v30:
Design UT_TOP, start of the top module:
module UT_TOP (
    clk, 
    rst_n, 
    in_valid, 
    in_time,
    out_valid, 
    out_display, 
    out_day
);
input        clk, rst_n, in_valid;
input [30:0] in_time;
output reg       out_valid;
output reg [3:0] out_display;
output reg [2:0] out_day;
reg  [3:0]  current_state, next_state;
parameter IDLE       = 4'd0  ;
parameter INPUT      = 4'd1  ;
parameter CAL_16YEAR = 4'd2  ;
parameter CAL_4YEAR  = 4'd3  ;
parameter CAL_YEAR   = 4'd4  ;
parameter CAL_MONTH  = 4'd5  ;
parameter CAL_DAY    = 4'd6  ;
parameter CAL_4HOUR  = 4'd7  ;
parameter CAL_HOUR   = 4'd8  ;
parameter CAL_15MIN  = 4'd9  ;
parameter CAL_MIN    = 4'd10 ;
parameter CAL_SEC    = 4'd11 ;
parameter OUT        = 4'd12 ;
parameter time_16years      = 31'd504921600;   
parameter time_4years       = 31'd126230400;   
parameter time_common_years = 31'd31536000;    
parameter time_leap_years   = 31'd31622400;    
parameter time_odd_month    = 31'd2678400;     
parameter time_even_month   = 31'd2592000;     
parameter time_leap_month   = 31'd2505600;     
parameter time_com_month    = 31'd2419200;     
parameter time_day          = 31'd86400;       
parameter time_4hour        = 31'd14400;       
parameter time_hour         = 31'd3600;        
parameter time_15minute     = 31'd900;         
parameter time_minute       = 31'd60;          
reg [3:0] counter;
reg [30:0] in_time_reg;
reg leap;
reg [10:0] year;
reg [3:0]  month;
reg [4:0]  day;
reg [4:0]  hour;
reg [5:0]  minute;
reg [5:0]  second;
wire [10:0] temp_year;
wire [3:0]  temp_month;
wire [2:0]  week;
reg  [10:0] Binary_code;
wire [15:0] BCD_code;
assign temp_year =  (month < 3)? year-1 : year;
assign temp_month = (month < 3)? month + 12 : month;
assign week = (day + 2*temp_month + 3*(temp_month + 1)/5 + temp_year + temp_year/4 - temp_year/100 + temp_year/400 + 1) % 7;
B2BCD_IP #(11, 4) I_B2BCD_IP ( .Binary_code(Binary_code), .BCD_code(BCD_code) );
always @(*)begin
    case (counter)
        0 : Binary_code = year; 
        1 : Binary_code = year;
        2 : Binary_code = year;
        3 : Binary_code = year;
        4 : Binary_code = {7'b0, month};
  ...
export LEC_CHECK = 0
export ABC_AREA = 1
export CAP_MARGIN = 20
export CORE_MARGIN = 2
export CORE_UTILIZATION = 68
export CTS_CLUSTER_DIAMETER = 222
export CTS_CLUSTER_SIZE = 40
export SLEW_MARGIN = 20
create_clock -name core_clock -period 12.2 [get_ports {clk}]
run.sh (not shown) runs the stock make flow with config.mk's settings and CLKGATE_MAP_FILE=.
The log for v30 ends in 5_1_grt with error GRT-0232, so the run never completed.
Relative to v30, the following input files were edited for v15:
--- a/flow/config.mk
+++ b/flow/config.mk
@@ -11,3 +11,3 @@
-export CORE_UTILIZATION = 68
-export CTS_CLUSTER_DIAMETER = 222
-export CTS_CLUSTER_SIZE = 40
+export CORE_UTILIZATION = 62
+export CTS_CLUSTER_DIAMETER = 191
+export CTS_CLUSTER_SIZE = 97
==> flow/constraint.sdc <==
create_clock -name core_clock -period 14.1 [get_ports {clk}]
set_input_delay 2.8200 -clock core_clock [delete_from_list [all_inputs] [get_ports {clk}]]
set_output_delay 2.8200 -clock core_clock [all_outputs]
set_load 0.01 [all_outputs]
Findings:
The final report for v15 shows a completed flow and a layout that fails verification, specifically setup timing. Starting density of the core: v15 vs v30 down 5.4 points. Comparing v30 against v15, there is no change at all in register bit total from synthesis. Die size: v15 exceeds v30. Detailed placement HPWL (higher): v30. Total instance count after detailed placement went down by a few percent going from v30 to v15. Compared with v30, v15 shows height of the die that has gone up by a few percent. | worst setup slack before clock tree synthesis | higher: v15 |. Compared v15 vs v30, and number of gates resized after cts is down in v15. Comparing v30 with v15, the number of nets at floorplan came out essentially unchanged.
Changes in v38 relative to v15:
--- a/flow/config.mk
+++ b/flow/config.mk
@@ -8 +7,0 @@
-export ABC_AREA = 1
@@ -11,3 +10 @@
-export CORE_UTILIZATION = 62
-export CTS_CLUSTER_DIAMETER = 191
-export CTS_CLUSTER_SIZE = 97
+export CORE_UTILIZATION = 40
==> flow/constraint.sdc <==
create_clock -name core_clock -period 12.2 [get_ports {clk}]
set_input_delay 2.4400 -clock core_clock [delete_from_list [all_inputs] [get_ports {clk}]]
set_output_delay 2.4400 -clock core_clock [all_outputs]
set_load 0.01 [all_outputs]
## What came out
In the flow results for v15 and v38, the number of nets in the layout is larger on v15.
Pin slew with the least headroom to its limit: v38 vs v15 down 100 ps
[v38] flow finished | final checks: failed | reasons: setup timing
[flow] v15 | stages: complete | final checks: fail | reason: setup timing
Relative to v15, area reported by Yosys stat increased by 500 um^2 in v38.
As far as final-report setup violation count goes, v15 and v38 are indistinguishable; the numbers are identical.
Against v15, v38 comes in 510 ps lower on final critical path time including I/O delays and setup.
Summary of v38 over v15: routed wire length moved down; final core utilization fell by 21 points.
Relative to v38, the following input files were edited for v36:
--- a/flow/config.mk
+++ b/flow/config.mk
@@ -10 +10 @@
-export CORE_UTILIZATION = 40
+export CORE_UTILIZATION = 68
@@ -11,0 +12 @@
+export TNS_END_PERCENT = 5
==> flow/constraint.sdc <==
create_clock -name core_clock -period 14.4 [get_ports {clk}]
set_input_delay 2.8800 -clock core_clock [delete_from_list [all_inputs] [get_ports {clk}]]
set_output_delay 2.8800 -clock core_clock [all_outputs]
set_load 0.01 [all_outputs]
## What came out
- v38 vs v36, cell at the slowest stage of the critical path: sky130_fd_sc_hd__dfstp_2 vs sky130_fd_sc_hd__fa_2
- v36 completed end to end; final checks failed (setup timing).
- From the logs: v38 reached the end of the flow and failed the layout checks with setup timing.
- Re largest net degree at the start of global routing: v36 and v38 aren't equal, and the higher value belongs to v38.
- From v38 to v36 the numbers moved as follows: period utilization now smaller; HPWL after detailed placement went down by 2.6 mm.
